== run 1 ==
==> flow/design.v <==
module TM_ALU (
    input  wire        clk,
    input  wire        reset,
    input  wire [7:0]  AvgTxLen,
    input  wire [7:0]  InstExed,
    input  wire [7:0]  CurTxLen,
    output wire [7:0]  AvgTxLen_new,
    output wire [7:0]  InstExed_new
);
    reg [15:0] mac_result;  
    reg [7:0]  inc_result;
    reg [15:0] mac_reg;     
    reg [7:0]  inc_reg;      
    reg [7:0]  AvgTxLen_reg;  
    always @(posedge clk) begin
        if (reset) begin
            mac_reg      <= 0;
            inc_reg      <= 0;
            AvgTxLen_reg <= 0;
        end else begin
            mac_result     <= AvgTxLen * InstExed;
            mac_reg      <= mac_result + CurTxLen;
            inc_result     <= InstExed + 1;
            inc_reg      <= inc_result;
            AvgTxLen_reg <= AvgTxLen;  
        end
    end
    reg [7:0] AvgTxLen_new_reg;
    always @(posedge clk) begin
        if (reset) begin
            AvgTxLen_new_reg <= 0;
        end else begin
            if (inc_reg == 0) begin  
                AvgTxLen_new_reg <= 0;
            end else begin
                AvgTxLen_new_reg <= mac_reg / inc_reg;
            end
        end
    end
    assign AvgTxLen_new  = AvgTxLen_new_reg;
    assign InstExed_new = (reset) ? 8'b0 : AvgTxLen_reg;  
endmodule
export LEC_CHECK = 0
export ABC_AREA = 0
export CAP_MARGIN = 5
export CORE_ASPECT_RATIO = 1.74
export CORE_MARGIN = 7
export CORE_UTILIZATION = 40
export CTS_CLUSTER_DIAMETER = 346
export CTS_CLUSTER_SIZE = 17
export GPL_TIMING_DRIVEN = 0
export HOLD_SLACK_MARGIN = -0.09
export PLACE_DENSITY_LB_ADDON = 0.01
export SLEW_MARGIN = 20
export TNS_END_PERCENT = 35
create_clock -name core_clock -period 30.0 [get_ports {clk}]
run.sh (not shown) runs the stock make flow with config.mk's settings and CLKGATE_MAP_FILE=.
> inputs changed (run 1 -> run 2)
==> flow/config.mk <==
export PLATFORM = sky130hd
export DESIGN_NAME = TM_ALU
export DESIGN_NICKNAME = TM_ALU
export VERILOG_FILES = /design/flow/design.v
export SDC_FILE = /design/flow/constraint.sdc
export NUM_CORES = 4
export LEC_CHECK = 0
export CAP_MARGIN = 20
export CORE_MARGIN = 2
export CORE_UTILIZATION = 58
export SLEW_MARGIN = 20
==> flow/constraint.sdc <==
create_clock -name core_clock -period 16.2 [get_ports {clk}]
set_input_delay 3.2400 -clock core_clock [delete_from_list [all_inputs] [get_ports {clk}]]
set_output_delay 3.2400 -clock core_clock [all_outputs]
set_load 0.01 [all_outputs]
Findings:
- Seen in the log of run 2: GRT-0232 during global routing, after which the run never completed.
- Re H-tree depth: no difference whatsoever between run 1 and run 2.
- Run 1 → run 2: number of buffers inserted to repair setup after CTS increased about 340%; floorplan utilization increased 18 points.
- Run 2 against run 1: sequential fraction of the synthesis area ~0 delta, number of cells upsized or downsized after cts -23, core area -0.0075 mm2, synthesized instance count ~0 delta.
- Multiplexer area fraction after synthesis: run 1 vs run 2 identical
- Placed instance area came out higher on run 2 than on run 1.

Starts from the design.v that is shown in full above.
clock: 29.0 ns
lec_check: 0
cap_margin: 20
core_margin: 2
core_utilization: 40
slew_margin: 20
==> next run, changes <==
CORE_UTILIZATION = 50   (was 40)
SETUP_SLACK_MARGIN = 4.39   (was unset)
clock period = 16.2 ns   (was 29.0 ns; I/O delays follow)
Result: Now the flow reached the layout checks and failed them: setup timing; worst hold slack is about the same; critical path depth went down by 4; count of clock-buffer cells in the layout falls by 3; synthesized area does not change; wire length went up by 20%; die size decreases by 20%.
==> next run, changes <==
CORE_UTILIZATION = 40   (was 50)
SETUP_SLACK_MARGIN = unset   (was 4.39)
clock period = 30.0 ns   (was 16.2 ns; I/O delays follow)
What happened: With this change the flow completed without violations. Die size climbs by 24%. Utilization decreases by 30 points. Cell area shrinks by 22%. Global-route usage came out lower by 10 points. Worst setup slack is better by 12000 ps. Clock skew barely changes. Via count fell by 16%. Maximum frequency decreases by 5.2%.
==> next run, changes <==
ABC_AREA = 1   (was unset)
CAP_MARGIN = 5   (was 20)
CTS_CLUSTER_DIAMETER = 346   (was unset)
CTS_CLUSTER_SIZE = 49   (was unset)
HOLD_SLACK_MARGIN = -0.09   (was unset)
PLACE_DENSITY_LB_ADDON = 0.01   (was unset)
TNS_END_PERCENT = 35   (was unset)
What happened: Via count falls by 0.70%; design area goes down by 2.0%; register-to-register slack gets better by 1400 ps.
